## tundra
==> flow/design.v (excerpt) <==
module usb_interface_v1_0 #
(
	parameter RESET_CYCLES = 100,
	parameter  C_M00_AXI_START_DATA_VALUE	= 32'h00000000,
	parameter  C_M00_AXI_TARGET_SLAVE_BASE_ADDR	= 32'h00000000,
	parameter integer C_M00_AXI_ADDR_WIDTH	= 32,
	parameter integer C_M00_AXI_DATA_WIDTH	= 32,
	parameter integer C_M00_AXI_TRANSACTIONS_NUM	= 4
) (
	input wire [(8 - 1):0] usb_data_in,
	output wire [(8 - 1):0] usb_data_out,
	output wire usb_data_oe,
	input wire [(1 + 4 + 4 + 16)-8-1:0] usb_addr,
	input wire usb_rd_n,
	input wire usb_wr_n,
	input wire usb_ce_n,
	output wire sw_reset_n,
	input wire  m00_axi_aclk,
	input wire  m00_axi_aresetn,
	output wire [C_M00_AXI_ADDR_WIDTH-1 : 0] m00_axi_awaddr,
	output wire [2 : 0] m00_axi_awprot,
	output wire  m00_axi_awvalid,
	input wire  m00_axi_awready,
	output wire [C_M00_AXI_DATA_WIDTH-1 : 0] m00_axi_wdata,
	output wire [C_M00_AXI_DATA_WIDTH/8-1 : 0] m00_axi_wstrb,
	output wire  m00_axi_wvalid,
	input wire  m00_axi_wready,
	input wire [1 : 0] m00_axi_bresp,
	input wire  m00_axi_bvalid,
	output wire  m00_axi_bready,
	output wire [C_M00_AXI_ADDR_WIDTH-1 : 0] m00_axi_araddr,
	output wire [2 : 0] m00_axi_arprot,
	output wire  m00_axi_arvalid,
	input wire  m00_axi_arready,
	input wire [C_M00_AXI_DATA_WIDTH-1 : 0] m00_axi_rdata,
	input wire [1 : 0] m00_axi_rresp,
	input wire  m00_axi_rvalid,
	output wire  m00_axi_rready
);
Size: ~5100 cells after synthesis, roughly 1300 flip-flops, ~190 I/O pins.
clock: 7.02 ns
lec_check: 0
cap_margin: 30
cell_pad_in_sites_detail_placement: 1
cell_pad_in_sites_global_placement: 3
core_aspect_ratio: 1.06
core_margin: 2
core_utilization: 41
cts_cluster_size: 62
gpl_routability_driven: 1
gpl_timing_driven: 0
max_routing_layer: met4
min_routing_layer: met1
place_density: 0.4
setup_slack_margin: -0.44
slew_margin: 40
tns_end_percent: 60
run.sh (not shown) runs the stock make flow with config.mk's settings and CLKGATE_MAP_FILE=.
Here is what was changed in the inputs of lagoon compared with tundra.
# tundra
export LEC_CHECK = 0
export CAP_MARGIN = 30
export CELL_PAD_IN_SITES_DETAIL_PLACEMENT = 1
export CELL_PAD_IN_SITES_GLOBAL_PLACEMENT = 3
export CORE_ASPECT_RATIO = 1.06
export CORE_MARGIN = 2
export CORE_UTILIZATION = 41
export CTS_CLUSTER_SIZE = 62
export GPL_ROUTABILITY_DRIVEN = 1
export GPL_TIMING_DRIVEN = 0
export MAX_ROUTING_LAYER = met4
export MIN_ROUTING_LAYER = met1
export PLACE_DENSITY = 0.4
export SETUP_SLACK_MARGIN = -0.44
export SLEW_MARGIN = 40
export TNS_END_PERCENT = 60
create_clock -name core_clock -period 7.02 [get_ports {m00_axi_aclk}]
# lagoon
export LEC_CHECK = 0
export CAP_MARGIN = 30
export CELL_PAD_IN_SITES_DETAIL_PLACEMENT = 1
export CELL_PAD_IN_SITES_GLOBAL_PLACEMENT = 1
export CORE_ASPECT_RATIO = 1.06
export CORE_MARGIN = 2
export CORE_UTILIZATION = 41
export CTS_CLUSTER_SIZE = 62
export GPL_ROUTABILITY_DRIVEN = 1
export GPL_TIMING_DRIVEN = 0
export MIN_ROUTING_LAYER = met1
export PLACE_DENSITY_LB_ADDON = 0.23
export SETUP_SLACK_MARGIN = -0.44
export SLEW_MARGIN = 40
export TNS_END_PERCENT = 60
create_clock -name core_clock -period 7.02 [get_ports {m00_axi_aclk}]
==> results <==
Inverter count of the layout excluding clock inverters: lagoon vs tundra identical. Looking only at pin count of the biggest net entering global routing, and setting everything else aside, the higher value of tundra and lagoon goes to lagoon. First-pass GRT wire length, tundra and lagoon: smaller value in lagoon. Looking at number of cells on the critical path across tundra and lagoon, the one that comes out higher is tundra. Category of the most critical setup path = in -> reg: tundra; category of the most critical setup path = reg -> out: lagoon. Run comparison: lagoon critical path endpoint m00_axi_rready; tundra critical path endpoint command_control_inst.r_recv_data_count[13]. Min switching part of the total power across tundra and lagoon: tundra. [lagoon] post-route worst hold slack fell 13 ps relative to tundra. Setup WNS tundra -> lagoon: worse. The lower final area of tundra and lagoon is in lagoon. lagoon: first-iteration DRC count is 992 higher than what tundra reported. Relative to tundra, number of antenna violations at the first check in global routing decreased by 3 in lagoon.
Modified inputs, fjord compared to lagoon
# lagoon
export LEC_CHECK = 0
export CAP_MARGIN = 30
export CELL_PAD_IN_SITES_DETAIL_PLACEMENT = 1
export CELL_PAD_IN_SITES_GLOBAL_PLACEMENT = 1
export CORE_ASPECT_RATIO = 1.06
export CORE_MARGIN = 2
export CORE_UTILIZATION = 41
export CTS_CLUSTER_SIZE = 62
export GPL_ROUTABILITY_DRIVEN = 1
export GPL_TIMING_DRIVEN = 0
export MIN_ROUTING_LAYER = met1
export PLACE_DENSITY_LB_ADDON = 0.23
export SETUP_SLACK_MARGIN = -0.44
export SLEW_MARGIN = 40
export TNS_END_PERCENT = 60
create_clock -name core_clock -period 7.02 [get_ports {m00_axi_aclk}]
# fjord
export LEC_CHECK = 0
export CAP_MARGIN = 20
export CORE_MARGIN = 2
export CORE_UTILIZATION = 65
export PLACE_DENSITY = 0.6
export SLEW_MARGIN = 20
create_clock -name core_clock -period 5.81 [get_ports {m00_axi_aclk}]
Notes after the runs:
In the reports for fjord and lagoon, the smaller via count belongs to fjord. fjord against lagoon: met1 usage rose 8.6 points; worst setup slack went down 350 ps.
> inputs changed (fjord -> nickel)
# fjord
export LEC_CHECK = 0
export CAP_MARGIN = 20
export CORE_MARGIN = 2
export CORE_UTILIZATION = 65
export PLACE_DENSITY = 0.6
export SLEW_MARGIN = 20
create_clock -name core_clock -period 5.81 [get_ports {m00_axi_aclk}]
# nickel
export LEC_CHECK = 0
export CAP_MARGIN = 20
export CORE_MARGIN = 2
export CORE_UTILIZATION = 70
export CTS_CLUSTER_SIZE = 14
export SETUP_SLACK_MARGIN = 0.33
export SLEW_MARGIN = 20
create_clock -name core_clock -period 3.18 [get_ports {m00_axi_aclk}]
Findings:
- nickel ran in full, but the layout does not pass; the checks complain about negative setup slack.
- fjord: flow completed, timing, DRC and antenna clean
- Compared to fjord, nickel shows a narrower setup margin.
- When nickel is set beside fjord, its global-route usage turns out to be 6.5 points larger.
- Sort nickel and fjord by initial standard-cell utilization of the core, ascending, and fjord comes first.
- nickel vs. fjord: global-route wire length before repair saw an increase; combinational power share increased 5.0 points.

* * *

usb_interface_v1_0 again, from the RTL that the note above started with.
Settings: LEC_CHECK=0, CAP_MARGIN=20, CORE_MARGIN=2, CORE_UTILIZATION=72, CTS_CLUSTER_SIZE=14, HOLD_SLACK_MARGIN=-0.07, PLACE_DENSITY=0.6, SETUP_SLACK_MARGIN=-0.17, SLEW_MARGIN=20; clock period 3.05 ns.
The starting point completed, yet does not pass: setup timing.
Next try:
Settings changed: CAP_MARGIN 20 to 30, CORE_ASPECT_RATIO set to 1.17, CTS_CLUSTER_DIAMETER set to 377, GPL_ROUTABILITY_DRIVEN set to 1, HOLD_SLACK_MARGIN -0.07 to not set, PLACE_DENSITY 0.6 to 0.64, SETUP_SLACK_MARGIN -0.17 to not set, SLEW_MARGIN 20 to 10.
After rerunning: The changed run finished but fails on setup timing. Die area hardly moves. Routed wire length fell by 1.1%. Core utilization is lower by 0.84 points. Global-route usage goes down by 0.64 points. Cell count shrinks by 0.78%. Total power went down by 8.2%.
Next try:
Settings changed: CORE_UTILIZATION 72 to 63, CTS_CLUSTER_DIAMETER 377 to not set, CTS_CLUSTER_SIZE 14 to 69, PLACE_DENSITY 0.64 to not set.
Clock period 3.05 ns to 3.35 ns, I/O delays scaled along.
The new run completed with no timing, DRC or antenna violations.
Via count went down by 4.2%.
Synthesized area does not change.
Maximum frequency went down by 5.8%.
Worst setup slack gets better by 0.11 ns.
Synthesized cell count stays the same.
Final area went down by 0.55%.
Hold slack gets worse by 0.015 ns.
Utilization went down by 11 points.
Next try:
Settings changed: CORE_UTILIZATION 63 to 70, CTS_CLUSTER_SIZE 69 to 14.
Clock period 3.35 ns to 3.05 ns, I/O delays scaled along.
Outcome: The new run completed, yet does not pass: setup timing; via count is higher by about 8%; core utilization rose by 12 points; sequential power climbs by 12%; sequential cell count is unchanged; setup slack got worse by 0.24 ns.

* * *

usb_interface_v1_0 again, from the RTL that the note above started with.
==> flow/config.mk <==
export PLATFORM = sky130hd
export DESIGN_NAME = usb_interface_v1_0
export DESIGN_NICKNAME = usb_interface_v1_0
export VERILOG_FILES = /design/flow/design.v
export SDC_FILE = /design/flow/constraint.sdc
export NUM_CORES = 4
export LEC_CHECK = 0
export CAP_MARGIN = 20
export CORE_MARGIN = 2
export CORE_UTILIZATION = 72
export CTS_CLUSTER_DIAMETER = 54
export CTS_CLUSTER_SIZE = 40
export SETUP_SLACK_MARGIN = -0.18
export SLEW_MARGIN = 20
==> flow/constraint.sdc <==
create_clock -name core_clock -period 3.05 [get_ports {m00_axi_aclk}]
set_input_delay 0.6100 -clock core_clock [delete_from_list [all_inputs] [get_ports {m00_axi_aclk}]]
set_output_delay 0.6100 -clock core_clock [all_outputs]
set_load 0.01 [all_outputs]
The baseline ran to the end with violations: negative setup slack.
Change:
- CORE_UTILIZATION: 72 -> 40
- CTS_CLUSTER_DIAMETER: 54 -> unset
- CTS_CLUSTER_SIZE: 40 -> unset
- PLACE_DENSITY: unset -> 0.6
- SETUP_SLACK_MARGIN: -0.18 -> unset
- clock period: 3.05 -> 10.0 ns (I/O delays scaled with it)
After rerunning: This time the run ran to the end with no violations; cell area goes down by 2.4%; setup slack improved by 4.9 ns; global-route usage goes down by 19 points; routed wire length goes down by 2.8%; critical path depth goes down by 3; die size goes up by 79%; sequential cell count stays the same; register-to-register slack improved by 5.3 ns; total power goes down by 69%; hold slack improved by 0.020 ns; utilization goes down by 39 points.
Change:
- CORE_UTILIZATION: 40 -> 57
- clock period: 10.0 -> 5.49 ns (I/O delays scaled with it)
What happened: Combinational power is higher by 84%; core utilization is higher by 19 points; synthesized area does not change; final area is lower by 0.90%; worst hold slack is worse by 0.087 ns.
Change:
- ABC_AREA: unset -> 1
- CORE_UTILIZATION: 57 -> 72
- CTS_CLUSTER_DIAMETER: unset -> 151
- SETUP_SLACK_MARGIN: unset -> 0.83
- clock period: 5.49 -> 2.81 ns (I/O delays scaled with it)
The changed run stopped in global routing (5_1_grt).
Area after synthesis rises by 1.3%.
Synthesized cell count rises by 49%.
Die area falls by 20%.
Change:
- ABC_AREA: 1 -> unset
- CTS_CLUSTER_DIAMETER: 151 -> unset
- CTS_CLUSTER_SIZE: unset -> 33
- PLACE_DENSITY: 0.6 -> 0.64
- SETUP_SLACK_MARGIN: 0.83 -> 0.5
- clock period: 2.81 -> 4.51 ns (I/O delays scaled with it)
Outcome: This time the run completed without violations. Die area came out lower by 1.3%. Area after synthesis came out lower by 1.3%. Synthesized cell count came out lower by 33%.

* * *

== the reference run ==
usb_interface_v1_0 again, from the RTL that the note above started with.
==> flow/config.mk <==
export PLATFORM = sky130hd
export DESIGN_NAME = usb_interface_v1_0
export DESIGN_NICKNAME = usb_interface_v1_0
export VERILOG_FILES = /design/flow/design.v
export SDC_FILE = /design/flow/constraint.sdc
export NUM_CORES = 4
export LEC_CHECK = 0
export CAP_MARGIN = 20
export CORE_MARGIN = 2
export CORE_UTILIZATION = 72
export CTS_CLUSTER_SIZE = 14
export HOLD_SLACK_MARGIN = -0.07
export PLACE_DENSITY = 0.6
export SETUP_SLACK_MARGIN = 0.42
export SLEW_MARGIN = 20
==> flow/constraint.sdc <==
create_clock -name core_clock -period 3.16 [get_ports {m00_axi_aclk}]
set_input_delay 0.6320 -clock core_clock [delete_from_list [all_inputs] [get_ports {m00_axi_aclk}]]
set_output_delay 0.6320 -clock core_clock [all_outputs]
set_load 0.01 [all_outputs]
The final report for the reference run shows a completed flow and a layout that fails verification, specifically setup timing.
Input changes introduced in the trial run (baseline for comparison: the reference run):
- clearing HOLD_SLACK_MARGIN, which used to be -0.07
- clearing SETUP_SLACK_MARGIN, which used to be 0.42
- swapping 72 for 70 in CORE_UTILIZATION
- swapping 14 for 33 in CTS_CLUSTER_SIZE
- swapping 3.16 for 4.51 in the clock period (ns, I/O delays scaled along)
### Flow results
- The trial run completed end to end with timing, DRC and antenna clean.
- Compared with the reference run, in the trial run count of inserted antenna diode cells now larger, post-CTS setup buffer count now smaller, register-to-register slack now larger, peak fanout along the critical path now larger.
- Delta(routed length per placed instance, the trial run - the reference run) < 0
- Comparing the reference run and the trial run, the lower routed wire length was measured on the trial run.

* * *

## wip/quartz
Starting RTL as in the previous note.
clock: 6.76 ns
lec_check: 0
cap_margin: 20
core_margin: 2
core_utilization: 66
cts_cluster_diameter: 41
hold_slack_margin: -0.09
setup_slack_margin: -0.41
slew_margin: 20
tns_end_percent: 5
--- input diff wip/quartz..wip/violet ---
Settings: removing HOLD_SLACK_MARGIN (formerly -0.09); removing SETUP_SLACK_MARGIN (formerly -0.41); removing TNS_END_PERCENT (formerly 5); removing CTS_CLUSTER_DIAMETER (formerly 41); setting PLACE_DENSITY to 0.6 for the first time; changing CORE_UTILIZATION from 66 to 40; changing the clock period (ns, I/O delays scaled along) from 6.76 to 5.49.
--- outcome ---
Both conditions hold for wip/violet: the flow ran to the end and the final layout passed the timing, design-rule and antenna checks. wip/quartz ran to completion and came out clean on the timing, design-rule and antenna checks. Compared with wip/quartz, wip/violet shows cell area higher by about 1.4%. Cmp wip/violet vs wip/quartz: largest net degree at the start of global routing lower in wip/violet. Sort wip/violet and wip/quartz by clock tree cell share of total cell area desc -> top: wip/quartz. Compared with wip/quartz, wip/violet shows a higher die area. For the number of antenna violations at the first check in global routing, wip/violet came in 4 higher than wip/quartz did. Power share of the clock group (lower): wip/violet. Area added between synthesis and finish was higher in the run labelled wip/violet. Of wip/violet and wip/quartz, wip/quartz shows the lower wire length reported by the detailed router, with wip/violet above it. Sort wip/violet and wip/quartz by vertical extent of the die asc -> top: wip/quartz. On met3 layer usage reported by global route, the lower figure sits with wip/violet, not wip/quartz. Looking at antenna diode count across wip/violet and wip/quartz, the one that comes out higher is wip/violet.
diff inputs: wip/violet => wip/ember
Settings: SETUP_SLACK_MARGIN: unset -> 0.84; PLACE_DENSITY: 0.6 -> unset; CORE_UTILIZATION: 40 -> 66; the clock period (ns, I/O delays scaled along): 5.49 -> 3.39.
## What came out
- The flow completed for wip/ember, but it is not clean: the layout still shows negative setup slack.
- [compare] base=wip/violet new=wip/ember: sequential share of layout area saw a decrease; utilization after layout increased by 40 points relative to the old numbers; global-route usage higher.
- For wip/ember, the slowest library cell on the worst path was a21boi_0, unlike wip/violet, where it was nor2_2.
> inputs changed (wip/ember -> wip/garnet)
Settings: CTS_CLUSTER_SIZE newly set to 99; CORE_UTILIZATION changed from 66 to 57; PLACE_DENSITY newly set to 0.6; SETUP_SLACK_MARGIN changed from 0.84 to 0.71; the clock period (ns, I/O delays scaled along) changed from 3.39 to 4.68.
[summary]
- Every stage of the flow completed for wip/garnet, and the final layout passed the timing, design-rule and antenna checks.
- Comparing wip/garnet and wip/ember, the higher relative area of non-clock buffer cells in the final design was measured on wip/ember.
- [compare] base=wip/ember new=wip/garnet: worst slew slack as a fraction of its limit went up; design area fell 12%; worst path setup slack after routing climbed 0.90 ns.
- Looking at first-iteration DRC count, wip/garnet sits about 43% below wip/ember.
- Run comparison: wip/ember cell with the largest stage delay on the worst path a21boi_0; wip/garnet cell with the largest stage delay on the worst path nor2_2
No activity file was given, so power comes from the tool's default toggle rates.
